## the reference run
==> flow/design.v (excerpt) <==
module aoc_solver_top #(
    parameter WIDTH    = 32,
    parameter HEIGHT   = 32,
    parameter LOG_SIZE = 10
) (
    input         clear,
    input         clock,
    input  [31:0] reg_wdata,
    input         reg_write_strobe,
    input  [3:0]  reg_addr,
    output [31:0] reg_rdata
);
Size: ~6100 cells after synthesis, roughly 2200 flip-flops, ~71 I/O pins.
clock: 3.06 ns
lec_check: 0
cap_margin: 5
cell_pad_in_sites_detail_placement: 0
core_margin: 2
core_utilization: 72
cts_cluster_size: 14
hold_slack_margin: -0.08
place_density: 0.61
setup_slack_margin: 0.75
slew_margin: 40
tns_end_percent: 5
run.sh (not shown) runs the stock make flow with config.mk's settings and CLKGATE_MAP_FILE=.
[the reference run] flow finished | final checks: failed | reasons: negative setup slack
diff inputs: the reference run => the trial run
# the reference run
export LEC_CHECK = 0
export CAP_MARGIN = 5
export CELL_PAD_IN_SITES_DETAIL_PLACEMENT = 0
export CORE_MARGIN = 2
export CORE_UTILIZATION = 72
export CTS_CLUSTER_SIZE = 14
export HOLD_SLACK_MARGIN = -0.08
export PLACE_DENSITY = 0.61
export SETUP_SLACK_MARGIN = 0.75
export SLEW_MARGIN = 40
export TNS_END_PERCENT = 5
create_clock -name core_clock -period 3.06 [get_ports {clock}]
# the trial run
export LEC_CHECK = 0
export CAP_MARGIN = 20
export CORE_MARGIN = 2
export CORE_UTILIZATION = 68
export SLEW_MARGIN = 20
create_clock -name core_clock -period 4.0 [get_ports {clock}]
[summary]
Summary of the reference run and the trial run: one run falls short of a clean finish, namely the reference run.
Complete run, failing final checks: the reference run, reason negative setup slack.
The final reports for the trial run and the reference run show shortest clock period the worst path allows after layout higher in the former.
Looking at minimum setup slack in the final design across both flows, the trial run is the stronger of the two, with the reference run trailing.
Area after detailed placement of the trial run falls short of that of the reference run slightly.
When the trial run is measured against the reference run, its finished layout cell area turns out 2.0% lower.

* * *

Setup of run A:
Starting RTL as in the previous note.
Settings: LEC_CHECK=0, CAP_MARGIN=5, CORE_MARGIN=2, CORE_UTILIZATION=72, CTS_CLUSTER_DIAMETER=147, PLACE_DENSITY=0.63, SETUP_SLACK_MARGIN=0.7, SLEW_MARGIN=20; clock period 4.9 ns.
The flow did not stop early for run A: all stages ran, and the layout cleared the timing, DRC and antenna checks.
diff inputs: run A => run B
- PLACE_DENSITY: 0.63 -> unset
- SETUP_SLACK_MARGIN: 0.7 -> 0.67
- CTS_CLUSTER_DIAMETER: 147 -> unset
- CORE_UTILIZATION: 72 -> 70
- CAP_MARGIN: 5 -> 20
- CTS_CLUSTER_SIZE: unset -> 33
- the clock period (ns, I/O delays scaled along): 4.9 -> 2.89
## What came out
- Of run A and run B, just one finished clean: run A.
- Summary of run B over run A: count of cell types in the netlist roughly the same; via count of the routed design went up by 5038; detailed-routing iteration count for the pre-antenna-repair pass rose by 2; inserted tap cell count now larger; number of antenna violations at the first check in global routing decreased 6.
- cur_x_pipe[35][7]$_SDFF_PP0_ as the timing startpoint of the critical path was reported by run B, and cur_y_pipe[35][7]$_SDFF_PP0_ by run A.
Changes in run C relative to run B:
- removing CTS_CLUSTER_SIZE (formerly 33)
- removing SETUP_SLACK_MARGIN (formerly 0.67)
- changing CORE_UTILIZATION from 70 to 21
- changing the clock period (ns, I/O delays scaled along) from 2.89 to 5.23
Notes after the runs:
- Run C went all the way through synthesis, placement and routing and the layout is clean on timing, DRC and antenna.
- Diff run B -> run C: die size went up, overall power now smaller, routed wire length saw a decrease.
- Launching instance or port of the critical path: cur_x_pipe[35][7]$_SDFF_PP0_ -> run B, read_addr[2]$_SDFF_PP0_ -> run C
For run D, these inputs were changed with respect to run C:
- CTS_CLUSTER_SIZE: unset -> 14
- CORE_UTILIZATION: 21 -> 67
- the clock period (ns, I/O delays scaled along): 5.23 -> 3.09
[summary]
Every stage of run D finished as expected; the final checks, on the other hand, flagged setup timing, which means the layout fails. Taking run C as 1.0, run D lands at 0.32 on full die area. Run C ended up with reg2reg as its classification of the worst-slack hold path; run D ended up with in2reg. Run D vs. run C: final standard cell utilization of the core picked up an extra 52 points, flip-flop and latch area stayed essentially flat, final non-filler cell total lower, half-perimeter wire length of the detailed placement result now sits higher. Run D vs run C on slack of the critical path: run D is the lower one. What run C reported for maximum number of pins on one net before global-route repair has to be multiplied by 0.890 to get the figure for run D. [compare] base=run C new=run D: post-detailed-routing wire length now sits higher, non-clock buffer count now sits higher, number of setup buffers added after CTS now sits higher. Taking run C as the reference point, the fraction of power consumed by the clock network of run D falls by 0.6 points.
The following lists how run E was set up differently from run D:
- CORE_UTILIZATION changed from 67 to 40
- CTS_CLUSTER_SIZE removed (was 14)
- the clock period (ns, I/O delays scaled along) changed from 3.09 to 2.41
Results
- In run E the implementation ran to completion but is not tape-out ready, as the final checks report setup timing.
- Diff run D -> run E: proportion of cell area spent on the clock network roughly the same, number of top-level pins roughly the same.
- Relative to run D, the number of standard cells in the layout, taps in and fillers out of run E is higher by 1365.
- Run D → run E: power increased 31%; die extent in x climbed 29%; part of the power in registers now smaller; cell area went up; layout clock buffer count went up by 2.
- Logic share of the area, run E and run D, lower one = run E.

* * *

Starting RTL as in the previous note.
make LEC_CHECK=0 CAP_MARGIN=20 CORE_MARGIN=2 CORE_UTILIZATION=55 CTS_CLUSTER_SIZE=97 SLEW_MARGIN=20 finish   # period 4.59 ns
==> next run, changes <==
- ABC_AREA: not set -> 1
- CORE_UTILIZATION: 55 -> 70
- CTS_CLUSTER_DIAMETER: not set -> 210
- CTS_CLUSTER_SIZE: 97 -> 21
- clock period: 4.59 -> 2.22 ns (I/O delays scaled with it)
After rerunning: Now the flow finished with negative setup slack left; total power grows by well over a third; cell area went up by a few percent; die size went down by about a fifth; non-clock buffer count climbs by 300; setup slack degrades by 2.0 ns; sequential share of layout area came out lower by 2.6 points; critical path depth grows by 1.
==> next run, changes <==
- ABC_AREA: 1 -> not set
- CORE_UTILIZATION: 70 -> 72
- CTS_CLUSTER_DIAMETER: 210 -> 147
- CTS_CLUSTER_SIZE: 21 -> not set
- SETUP_SLACK_MARGIN: not set -> 0.7
- clock period: 2.22 -> 4.9 ns (I/O delays scaled with it)
With this change the flow went through all stages and came out clean.
Die area falls by 6.7%.
Sequential power goes down by 55%.
Final cell count came out lower by 28%.
Setup slack improved by 2.1 ns.
Non-clock buffer count came out lower by 308.
Sequential cell count stays the same.
Power came out lower by 47%.
Clock-buffer cell count increases by 138.
==> next run, changes <==
- ABC_AREA: not set -> 1
- CTS_CLUSTER_DIAMETER: 147 -> 210
- CTS_CLUSTER_SIZE: not set -> 21
- HOLD_SLACK_MARGIN: not set -> 0.24
- SETUP_SLACK_MARGIN: 0.7 -> -0.16
- clock period: 4.9 -> 2.22 ns (I/O delays scaled with it)
What happened: The new run finished but fails on negative setup slack. Final cell count came out higher by 42%. Worst setup slack degrades by 2.0 ns. Area after synthesis increases by 4.3%. Routed wire length rises by 48%. Power rises by 90%. Fmax goes up by 19%. Register-to-register slack got worse by 2.0 ns. Hold slack got worse by 0.084 ns. Design area is higher by 12%. Global-route usage went up by 7.2 points.

* * *

violet:
Starting RTL as in the previous note.
clock: 3.06 ns
lec_check: 0
cap_margin: 5
cell_pad_in_sites_detail_placement: 0
core_margin: 2
core_utilization: 72
cts_cluster_size: 14
hold_slack_margin: -0.08
place_density: 0.61
setup_slack_margin: -0.18
slew_margin: 40
The flow for violet finished, though final verification flagged setup timing.
Edits applied to the flow inputs when going from violet to willow:
# violet
export LEC_CHECK = 0
export CAP_MARGIN = 5
export CELL_PAD_IN_SITES_DETAIL_PLACEMENT = 0
export CORE_MARGIN = 2
export CORE_UTILIZATION = 72
export CTS_CLUSTER_SIZE = 14
export HOLD_SLACK_MARGIN = -0.08
export PLACE_DENSITY = 0.61
export SETUP_SLACK_MARGIN = -0.18
export SLEW_MARGIN = 40
create_clock -name core_clock -period 3.06 [get_ports {clock}]
# willow
export LEC_CHECK = 0
export CAP_MARGIN = 20
export CELL_PAD_IN_SITES_DETAIL_PLACEMENT = 0
export CORE_MARGIN = 2
export CORE_UTILIZATION = 70
export CTS_CLUSTER_SIZE = 14
export HOLD_SLACK_MARGIN = 0.09
export PLACE_DENSITY = 0.61
export SETUP_SLACK_MARGIN = 0.75
export SLEW_MARGIN = 30
create_clock -name core_clock -period 3.2 [get_ports {clock}]
==> results <==
willow -> stages 100% | layout checks FAIL | setup timing
STATUS worst hold slack: willow wins against violet
violet and willow ended up with nearly the same chip area from the yosys synthesis statistics.
Changes observed in willow relative to violet: setup slack +0.30 ns, pin slew with the least headroom to its limit ~0 delta, shortest clock period the worst path allows after layout -0.16 ns, iteration-0 DRC count of the detailed router +271.
Delta (willow minus violet): area fraction in xor and xnor cells was more or less identical; total power went down by about 4.4%.

* * *

## build 29
aoc_solver_top again, from the RTL that the note above started with.
==> flow/config.mk <==
export PLATFORM = sky130hd
export DESIGN_NAME = aoc_solver_top
export DESIGN_NICKNAME = aoc_solver_top
export VERILOG_FILES = /design/flow/design.v
export SDC_FILE = /design/flow/constraint.sdc
export NUM_CORES = 4
export LEC_CHECK = 0
export ABC_AREA = 1
export CAP_MARGIN = 40
export CORE_MARGIN = 2
export CORE_UTILIZATION = 72
export CTS_CLUSTER_DIAMETER = 360
export CTS_CLUSTER_SIZE = 21
export HOLD_SLACK_MARGIN = 0.24
export SETUP_SLACK_MARGIN = -0.16
export SLEW_MARGIN = 20
==> flow/constraint.sdc <==
create_clock -name core_clock -period 2.22 [get_ports {clock}]
set_input_delay 0.4440 -clock core_clock [delete_from_list [all_inputs] [get_ports {clock}]]
set_output_delay 0.4440 -clock core_clock [all_outputs]
set_load 0.01 [all_outputs]
In build 29 the implementation completed, yet the final layout does not meet the checks, the culprit being setup timing.
Relative to build 29, the following input files were edited for build 50:
- swapping 72 for 40 in CORE_UTILIZATION
- clearing CTS_CLUSTER_SIZE, which used to be 21
- clearing CTS_CLUSTER_DIAMETER, which used to be 360
- swapping 40 for 20 in CAP_MARGIN
- clearing HOLD_SLACK_MARGIN, which used to be 0.24
- swapping -0.16 for -0.04 in SETUP_SLACK_MARGIN
- clearing ABC_AREA, which used to be 1
- swapping 2.22 for 4.0 in the clock period (ns, I/O delays scaled along)
Results
Compared with build 29, in build 50 die size now larger; die outline width now larger; hold slack now larger.
Build 50: PASS, flow complete, no timing, DRC or antenna violations
Looking at global-route usage across build 50 and build 29, the one that comes out higher is build 29.
Input changes introduced in build 9 (baseline for comparison: build 50):
- a change of SETUP_SLACK_MARGIN from -0.04 to 0.81
- an added PLACE_DENSITY_LB_ADDON of 0.03
- an added CTS_CLUSTER_SIZE of 14
- a change of CORE_UTILIZATION from 40 to 72
- a change of the clock period (ns, I/O delays scaled along) from 4.0 to 3.09
Although it ran to completion, build 9 produced a layout that fails the final checks because of setup timing.
On register area, build 50 tracks build 9 almost exactly.
Going from build 50 to build 9, the final number of setup-violating endpoints was found to have gone up by 2.
Compared to build 50, build 9 has maximum frequency 0.82% higher.
| sequential share of layout area | build 9 vs build 50 | ≈ equal |
Build 9 vs build 50, peak ir drop on the vdd network went up by 85%.
Looking at setup slack across both flows, build 9 is the weaker of the two, with build 50 ahead.
Relative to build 50, the areal power density over the cells of build 9 is higher by about 24%.
Build 9 reports a lower placement row count than build 50 does.
Build 9 has final sum of negative setup slack below what build 50 had.
In the flow results for build 9 and build 50, the post-placement setup slack is smaller on build 9.
No activity file was given, so power comes from the tool's default toggle rates.
